==> job 205: inputs <==
## NTT_8point
module NTT_8point(clock, rst, in_valid, in_ready, x_in, out_valid, y_out);
input clock;
input rst;
input in_valid;
output in_ready;
input [95:0] x_in;
output out_valid;
output [95:0] y_out;
wire [4:0] i, j, N, t, tprev;
wire load, start1, start2, start3, rd_en, wr_en;
wire idx_ack, tw_ack, buf_ack;
wire [4:0] jmod_out, index1, index2;
wire [11:0] u_inp, v_inp, TW_out, x1_out, x2_out;
wire [95:0] mem_flat;
NTT_Controller CON1(clock, rst, in_valid, in_ready, out_valid, load,
                    i, j, N, t, tprev, start1, idx_ack, start2, tw_ack,
                    start3, buf_ack, rd_en, wr_en);
jmod JMOD1(clock, rst, start1, j, t, jmod_out, idx_ack);
index_GEN BUFINDEX1(j, t, i, jmod_out, tprev, index1, index2);
dualPortMemory MEM1(clock, load, x_in, rd_en, wr_en, index1[2:0], index2[2:0],
                    x1_out, x2_out, u_inp, v_inp, mem_flat);
TW_gen TWIDDLE1(clock, rst, start2, j, i, N, tw_ack, TW_out);
BUFunit BUF1(clock, rst, start3, u_inp, v_inp, TW_out, x1_out, x2_out, buf_ack);
assign y_out[12*0 +: 12] = mem_flat[12*0 +: 12];
assign y_out[12*1 +: 12] = mem_flat[12*4 +: 12];
assign y_out[12*2 +: 12] = mem_flat[12*2 +: 12];
assign y_out[12*3 +: 12] = mem_flat[12*6 +: 12];
assign y_out[12*4 +: 12] = mem_flat[12*1 +: 12];
assign y_out[12*5 +: 12] = mem_flat[12*5 +: 12];
assign y_out[12*6 +: 12] = mem_flat[12*3 +: 12];
assign y_out[12*7 +: 12] = mem_flat[12*7 +: 12];
endmodule
clock: 6.96 ns
lec_check: 0
abc_area: 0
cap_margin: 40
core_margin: 2
core_utilization: 66
cts_cluster_diameter: 42
cts_cluster_size: 90
hold_slack_margin: -0.1
setup_slack_margin: 0.04
slew_margin: 35
tns_end_percent: 90
run.sh (not shown) runs the stock make flow with config.mk's settings and CLKGATE_MAP_FILE=.
==> job 985 (differences from job 205) <==
==> flow/config.mk (replaced) <==
export PLATFORM = sky130hd
export DESIGN_NAME = NTT_8point
export DESIGN_NICKNAME = NTT_8point
export VERILOG_FILES = /design/flow/design.v
export SDC_FILE = /design/flow/constraint.sdc
export NUM_CORES = 4
export LEC_CHECK = 0
export CAP_MARGIN = 20
export CELL_PAD_IN_SITES_DETAIL_PLACEMENT = 1
export CELL_PAD_IN_SITES_GLOBAL_PLACEMENT = 3
export CORE_ASPECT_RATIO = 1.51
export CORE_MARGIN = 7
export CORE_UTILIZATION = 17
export CTS_CLUSTER_DIAMETER = 31
export CTS_CLUSTER_SIZE = 100
export GPL_TIMING_DRIVEN = 0
export HOLD_SLACK_MARGIN = -0.01
export MAX_ROUTING_LAYER = met4
export MIN_ROUTING_LAYER = met2
export SETUP_SLACK_MARGIN = 1.86
export SLEW_MARGIN = 20
export TNS_END_PERCENT = 50
==> flow/constraint.sdc (replaced) <==
create_clock -name core_clock -period 21.0 [get_ports {clock}]
set_input_delay 4.2000 -clock core_clock [delete_from_list [all_inputs] [get_ports {clock}]]
set_output_delay 4.2000 -clock core_clock [all_outputs]
set_load 0.01 [all_outputs]
==> reports/results.ini <==
[drt]
wl_microns=158000

[place]
dpl-instance-area_sq_um=43800

[global_routing]
grt_pass1_vias=49747

[timing]
grt_setup_unrepaired=false

[die]
std_cell_rows=212

[run_status]
status=finished clean

# the run above: job 985

==> reports/results.ini <==
[run_status]
status=complete, but fails checks
violations=setup timing

[timing]
setup_slack_ns=-4.72
setup_viol=25

# the run above: job 205


* * *

==> build 41: inputs <==
==> flow/design.v <==
module modQ(clock, rst, start, inp, done, b_mod_out);
parameter n = 25;
input clock;
input rst;
input start;
input [n-1:0] inp;               
output reg done;
output reg [11:0] b_mod_out;
localparam [n-1:0] Q = 25'd3329;
reg busy;
reg [n-1:0] b;
wire [n-1:0] inp_capture = inp[n-1] == 1'b0 ? inp : ~inp + 1'b1;
reg  [4:0] r_shift;
reg  [9:0] temp_val;
always @(*)
begin
    if(inp_capture <= 25'd6912)
        begin r_shift = 5'd12; temp_val = 10'd2; end
    else if(inp_capture < 25'd51067)
        begin r_shift = 5'd13; temp_val = 10'd3; end
    else if(inp_capture < 25'd1025410)
        begin r_shift = 5'd14; temp_val = 10'd5; end
    else if(inp_capture < 25'd7575243)
        begin r_shift = 5'd15; temp_val = 10'd10; end
    else
        begin r_shift = 5'd19; temp_val = 10'd158; end
end
wire [n-1:0] s_val = (inp_capture >> r_shift) * temp_val;
wire [n-1:0] sQ    = s_val * Q;
wire [n-1:0] b_val = inp[n-1] == 1'b1 ? inp + sQ : inp - sQ;
always @(posedge clock)
begin
    if(rst)
        begin
        busy <= 1'b0;
        done <= 1'b0;
        end
    else
        begin
        done <= 1'b0;
        if(start)
            begin
            b <= b_val;
            busy <= 1'b1;
            end
        else if(busy)
            begin
            if(b[n-1])
                b <= b + Q;
            else if(b >= Q)
                b <= b - Q;
            else
                begin
                b_mod_out <= b[11:0];
                busy <= 1'b0;
                done <= 1'b1;
                end
            end
        end
end
endmodule
module jmod(clock, rst, start, j, t, jmod_out, ack);
parameter n = 4;
input clock;
input rst;
input start;
input [n:0] j;
input [n:0] t;
output reg [n:0] jmod_out;
output reg ack;
reg busy;
reg [n:0] w3;    
always @(posedge clock)
begin
    if(rst)
        begin
        busy <= 1'b0;
        ack <= 1'b0;
        end
    else
        begin
        ack <= 1'b0;
        if(start)
            begin
            w3 <= j - t;
            busy <= 1'b1;
            end
        else if(busy)
            begin
            if(w3[n])
                begin
                jmod_out <= w3 + t;
                busy <= 1'b0;
                ack <= 1'b1;
                end
            else
                w3 <= w3 - t;
            end
        end
end
endmodule
module index_GEN(j, t, i, jmod, tprev, index1, index2);
input [4:0] j;
input [4:0] t;
input [4:0] i;
input [4:0] jmod;
input [4:0] tprev;
output [4:0] index1;
output [4:0] index2;
wire [4:0] w1 = t - j;
wire w5 = w1[3] | ~(|w1);
wire w8 = |(i - 5'd2);
wire [4:0] w10 = w8 ? (jmod + tprev) : (j * 2);
assign index1 = w5 ? w10 : j;
assign index2 = index1 + t;
endmodule
module TW_gen(clock, rst, start, j, i, N, tw_ack, TW_out);
input clock;
input rst;
input start;
input [4:0] j;
input [4:0] i;
input [4:0] N;
output tw_ack;
output [11:0] TW_out;
wire [4:0] sel;
wire sel_ack;
wire [4:0] w1 = j << i;
wire [4:0] w2 = N >> i;
jmod REDC(clock, rst, start, w1, w2, sel, sel_ack);
reg g_busy;
reg g_done;
reg [4:0] count;
reg [15:0] G;
always @(posedge clock)
begin
    if(rst)
        begin
        g_busy <= 1'b0;
        g_done <= 1'b0;
        end
    else
        begin
        g_done <= 1'b0;
        if(sel_ack)
            begin
            G <= 16'd1;
            count <= sel;
            g_busy <= 1'b1;
            end
        else if(g_busy)
            begin
            if(count == 5'd0)
                begin
                g_busy <= 1'b0;
                g_done <= 1'b1;
                end
            else
                begin
                G <= (G << 5) + (G << 3);    
                count <= count - 1'b1;
                end
            end
        end
end
modQ MOD1(clock, rst, g_done, {9'b0, G}, tw_ack, TW_out);
endmodule
module BUFunit(clock, rst, start, u_inp, v_inp, tw_inp, x1_out, x2_out, ack);
parameter n = 25;
input clock;
input rst;
input start;
input [11:0] u_inp;
input [11:0] v_inp;
input [11:0] tw_inp;
output [11:0] x1_out;
output [11:0] x2_out;
output ack;
reg [n-1:0] w1, w3;
reg go;
reg busy, have1, have2;
wire d1, d2;
wire [n-1:0] w2 = {13'b0, u_inp} - {13'b0, v_inp};
always @(posedge clock)
begin
    if(start)
        begin
        w1 <= {13'b0, u_inp} + {13'b0, v_inp};
        w3 <= w2 * {13'b0, tw_inp};
        end
end
modQ MOD1(clock, rst, go, w1, d1, x1_out);
modQ MOD2(clock, rst, go, w3, d2, x2_out);
assign ack = busy & (have1 | d1) & (have2 | d2);
always @(posedge clock)
begin
    if(rst)
        begin
        go <= 1'b0;
        busy <= 1'b0;
        have1 <= 1'b0;
        have2 <= 1'b0;
        end
    else
        begin
        go <= start;
        if(go)
            begin
            busy <= 1'b1;
            have1 <= 1'b0;
            have2 <= 1'b0;
            end
        else if(ack)
            busy <= 1'b0;
        else
            begin
            if(d1) have1 <= 1'b1;
            if(d2) have2 <= 1'b1;
            end
        end
end
endmodule
module dualPortMemory(clock, load, load_data, rd_en, wr_en, addr1, addr2,
                      data_in1, data_in2, data_out1, data_out2, mem_flat);
input clock;
input load;
input [95:0] load_data;
input rd_en;
input wr_en;
input [2:0] addr1;
input [2:0] addr2;
input [11:0] data_in1;
input [11:0] data_in2;
output reg [11:0] data_out1;
output reg [11:0] data_out2;
output [95:0] mem_flat;
reg [11:0] NTT_RAM [0:7];
genvar g;
generate
    for(g = 0; g < 8; g = g + 1)
    begin : flat
        assign mem_flat[12*g +: 12] = NTT_RAM[g];
    end
endgenerate
integer k;
always @(posedge clock)
begin
    if(load)
        begin
        for(k = 0; k < 8; k = k + 1)
            NTT_RAM[k] <= load_data[12*k +: 12];
        end
    else if(wr_en)
        begin
        NTT_RAM[addr1] <= data_in1;
        NTT_RAM[addr2] <= data_in2;
        end
    if(rd_en)
        begin
        data_out1 <= NTT_RAM[addr1];
        data_out2 <= NTT_RAM[addr2];
        end
end
endmodule
module NTT_Controller(clock, rst, in_valid, in_ready, out_valid, load,
                      i, j, N, t, tprev, start1, idx_ack, start2, tw_ack,
                      start3, buf_ack, rd_en, wr_en);
parameter n = 5;
input clock;
input rst;
input in_valid;
output in_ready;
output out_valid;
output load;
output reg [n-1:0] i;
output reg [n-1:0] j;
output [n-1:0] N;
output reg [n-1:0] t;
output reg [n-1:0] tprev;
output start1;
input idx_ack;
output start2;
input tw_ack;
output start3;
input buf_ack;
output rd_en;
output wr_en;
localparam S_IDLE  = 4'b0000;
localparam S_STAGE = 4'b1001;
localparam S_BFLY  = 4'b0001;
localparam S_IDX   = 4'b0010;
localparam S_READ  = 4'b0011;
localparam S_TW    = 4'b0100;
localparam S_BUF   = 4'b0101;
localparam S_WRITE = 4'b0110;
localparam S_NEXT  = 4'b1000;
localparam S_DONE  = 4'b1010;
reg [3:0] state;
assign N         = 5'd8;
assign in_ready  = (state == S_IDLE) | (state == S_DONE);
assign out_valid = (state == S_DONE);
assign load      = in_ready & in_valid;
assign start1    = (state == S_BFLY) & (j < 5'd4);
assign rd_en     = (state == S_READ);
assign start2    = (state == S_READ);
assign start3    = (state == S_TW) & tw_ack;
assign wr_en     = (state == S_WRITE);
always @(posedge clock)
begin
    if(rst)
        state <= S_IDLE;
    else
        case(state)
        S_IDLE, S_DONE:
            if(in_valid)
                begin
                i <= 5'd0;
                j <= 5'd0;
                t <= 5'd4;
                tprev <= 5'd0;
                state <= S_STAGE;
                end
            else
                state <= S_IDLE;
        S_STAGE:
            if(i < 5'd3)
                state <= S_BFLY;
            else
                state <= S_DONE;
        S_BFLY:
            if(j < 5'd4)
                state <= S_IDX;
            else
                state <= S_NEXT;
        S_IDX:
            if(idx_ack)
                state <= S_READ;
        S_READ:
            state <= S_TW;
        S_TW:
            if(tw_ack)
                state <= S_BUF;
        S_BUF:
            if(buf_ack)
                state <= S_WRITE;
        S_WRITE:
            begin
            j <= j + 1'b1;
            state <= S_BFLY;
            end
        S_NEXT:
            begin
            tprev <= t;
            t <= t >> 1;
            i <= i + 1'b1;
            j <= 5'd0;
            state <= S_STAGE;
            end
        default:
            state <= S_IDLE;
        endcase
end
endmodule
module NTT_8point(clock, rst, in_valid, in_ready, x_in, out_valid, y_out);
input clock;
input rst;
input in_valid;
output in_ready;
input [95:0] x_in;
output out_valid;
output [95:0] y_out;
wire [4:0] i, j, N, t, tprev;
wire load, start1, start2, start3, rd_en, wr_en;
wire idx_ack, tw_ack, buf_ack;
wire [4:0] jmod_out, index1, index2;
wire [11:0] u_inp, v_inp, TW_out, x1_out, x2_out;
wire [95:0] mem_flat;
NTT_Controller CON1(clock, rst, in_valid, in_ready, out_valid, load,
                    i, j, N, t, tprev, start1, idx_ack, start2, tw_ack,
                    start3, buf_ack, rd_en, wr_en);
jmod JMOD1(clock, rst, start1, j, t, jmod_out, idx_ack);
index_GEN BUFINDEX1(j, t, i, jmod_out, tprev, index1, index2);
dualPortMemory MEM1(clock, load, x_in, rd_en, wr_en, index1[2:0], index2[2:0],
                    x1_out, x2_out, u_inp, v_inp, mem_flat);
TW_gen TWIDDLE1(clock, rst, start2, j, i, N, tw_ack, TW_out);
BUFunit BUF1(clock, rst, start3, u_inp, v_inp, TW_out, x1_out, x2_out, buf_ack);
assign y_out[12*0 +: 12] = mem_flat[12*0 +: 12];
assign y_out[12*1 +: 12] = mem_flat[12*4 +: 12];
assign y_out[12*2 +: 12] = mem_flat[12*2 +: 12];
assign y_out[12*3 +: 12] = mem_flat[12*6 +: 12];
assign y_out[12*4 +: 12] = mem_flat[12*1 +: 12];
assign y_out[12*5 +: 12] = mem_flat[12*5 +: 12];
assign y_out[12*6 +: 12] = mem_flat[12*3 +: 12];
assign y_out[12*7 +: 12] = mem_flat[12*7 +: 12];
endmodule
==> flow/run.sh <==
#!/bin/bash
# the make line also repeats each setting of config.mk as NAME=value (left out here)
make -C /OpenROAD-flow-scripts/flow DESIGN_CONFIG=/design/flow/config.mk WORK_HOME=/design/flow/orfs CLKGATE_MAP_FILE= finish
==> flow/config.mk <==
export PLATFORM = sky130hd
export DESIGN_NAME = NTT_8point
export DESIGN_NICKNAME = NTT_8point
export VERILOG_FILES = /design/flow/design.v
export SDC_FILE = /design/flow/constraint.sdc
export NUM_CORES = 4
export LEC_CHECK = 0
export ABC_AREA = 0
export CAP_MARGIN = 5
export CORE_MARGIN = 2
export CORE_UTILIZATION = 59
export CTS_CLUSTER_DIAMETER = 354
export HOLD_SLACK_MARGIN = 0.27
export SLEW_MARGIN = 35
export TNS_END_PERCENT = 90
==> flow/constraint.sdc <==
create_clock -name core_clock -period 6.96 [get_ports {clock}]
set_input_delay 1.3920 -clock core_clock [delete_from_list [all_inputs] [get_ports {clock}]]
set_output_delay 1.3920 -clock core_clock [all_outputs]
set_load 0.01 [all_outputs]
==> build 77: changes against build 41 <==
==> flow/config.mk (replaced) <==
export PLATFORM = sky130hd
export DESIGN_NAME = NTT_8point
export DESIGN_NICKNAME = NTT_8point
export VERILOG_FILES = /design/flow/design.v
export SDC_FILE = /design/flow/constraint.sdc
export NUM_CORES = 4
export LEC_CHECK = 0
export CAP_MARGIN = 20
export CORE_MARGIN = 2
export CORE_UTILIZATION = 72
export CTS_CLUSTER_SIZE = 42
export SLEW_MARGIN = 20
==> flow/constraint.sdc (replaced) <==
create_clock -name core_clock -period 5.16 [get_ports {clock}]
set_input_delay 1.0320 -clock core_clock [delete_from_list [all_inputs] [get_ports {clock}]]
set_output_delay 1.0320 -clock core_clock [all_outputs]
set_load 0.01 [all_outputs]
==> trial 35: changes against build 41 <==
==> flow/config.mk (replaced) <==
export PLATFORM = sky130hd
export DESIGN_NAME = NTT_8point
export DESIGN_NICKNAME = NTT_8point
export VERILOG_FILES = /design/flow/design.v
export SDC_FILE = /design/flow/constraint.sdc
export NUM_CORES = 4
export LEC_CHECK = 0
export CAP_MARGIN = 20
export CELL_PAD_IN_SITES_DETAIL_PLACEMENT = 1
export CELL_PAD_IN_SITES_GLOBAL_PLACEMENT = 3
export CORE_ASPECT_RATIO = 1.51
export CORE_MARGIN = 2
export CORE_UTILIZATION = 40
export CTS_CLUSTER_SIZE = 18
export GPL_TIMING_DRIVEN = 0
export HOLD_SLACK_MARGIN = -0.01
export MAX_ROUTING_LAYER = met4
export MIN_ROUTING_LAYER = met2
export SETUP_SLACK_MARGIN = 2.29
export SLEW_MARGIN = 20
export TNS_END_PERCENT = 50
==> flow/constraint.sdc (replaced) <==
create_clock -name core_clock -period 12.0 [get_ports {clock}]
set_input_delay 2.4000 -clock core_clock [delete_from_list [all_inputs] [get_ports {clock}]]
set_output_delay 2.4000 -clock core_clock [all_outputs]
set_load 0.01 [all_outputs]
==> results <==
metric	trial 35	build 77	build 41
Outcome	finished with violations	did not finish	finished with violations
Failing step	-	global routing (5_1_grt)	-
Reasons for failing layout checks	negative setup slack	-	negative setup slack
Post-route worst setup slack	-216 ps	-	-4340 ps
Startpoint of the most critical register-to-register path	BUF1.w3[1]$_DFFE_PP_	-	BUF1.w3[1]$_DFFE_PP_
Min-Delay Startpoint	JMOD1.ack$_SDFF_PP0_	-	JMOD1.ack$_SDFF_PP0_
Launching instance or port of the critical path	BUF1.w3[1]$_DFFE_PP_	-	BUF1.w3[1]$_DFFE_PP_
Wire length per cell after detailed routing	24.6 µm	-	19.1 µm
Via density per instance	7.49	-	5.69
Init Core Util	0.402	0.731	0.597
Layout multi-input combinational cell count	3048	-	3048
GPL Wtd Cong	1.03	0.974	0.948
Worst hold path endpoint	CON1.state[9]$_DFF_P_	-	CON1.state[9]$_DFF_P_
Core box area	93600 µm²	51500 µm²	63100 µm²
Critical path startpoint category	register	-	register
Type of the tightest min-delay check	register to register	-	register to register
Die height	381 µm	233 µm	257 µm
Number of cells on the critical path	51	-	52
Flop area	10000 µm²	-	10000 µm²
Post-route insts no fill	5771	-	5518
Row cnt	138	83	92
Clock tree from TritonCTS	built	-	built
Met2 routed wirelength	78100 µm	-	51600 µm
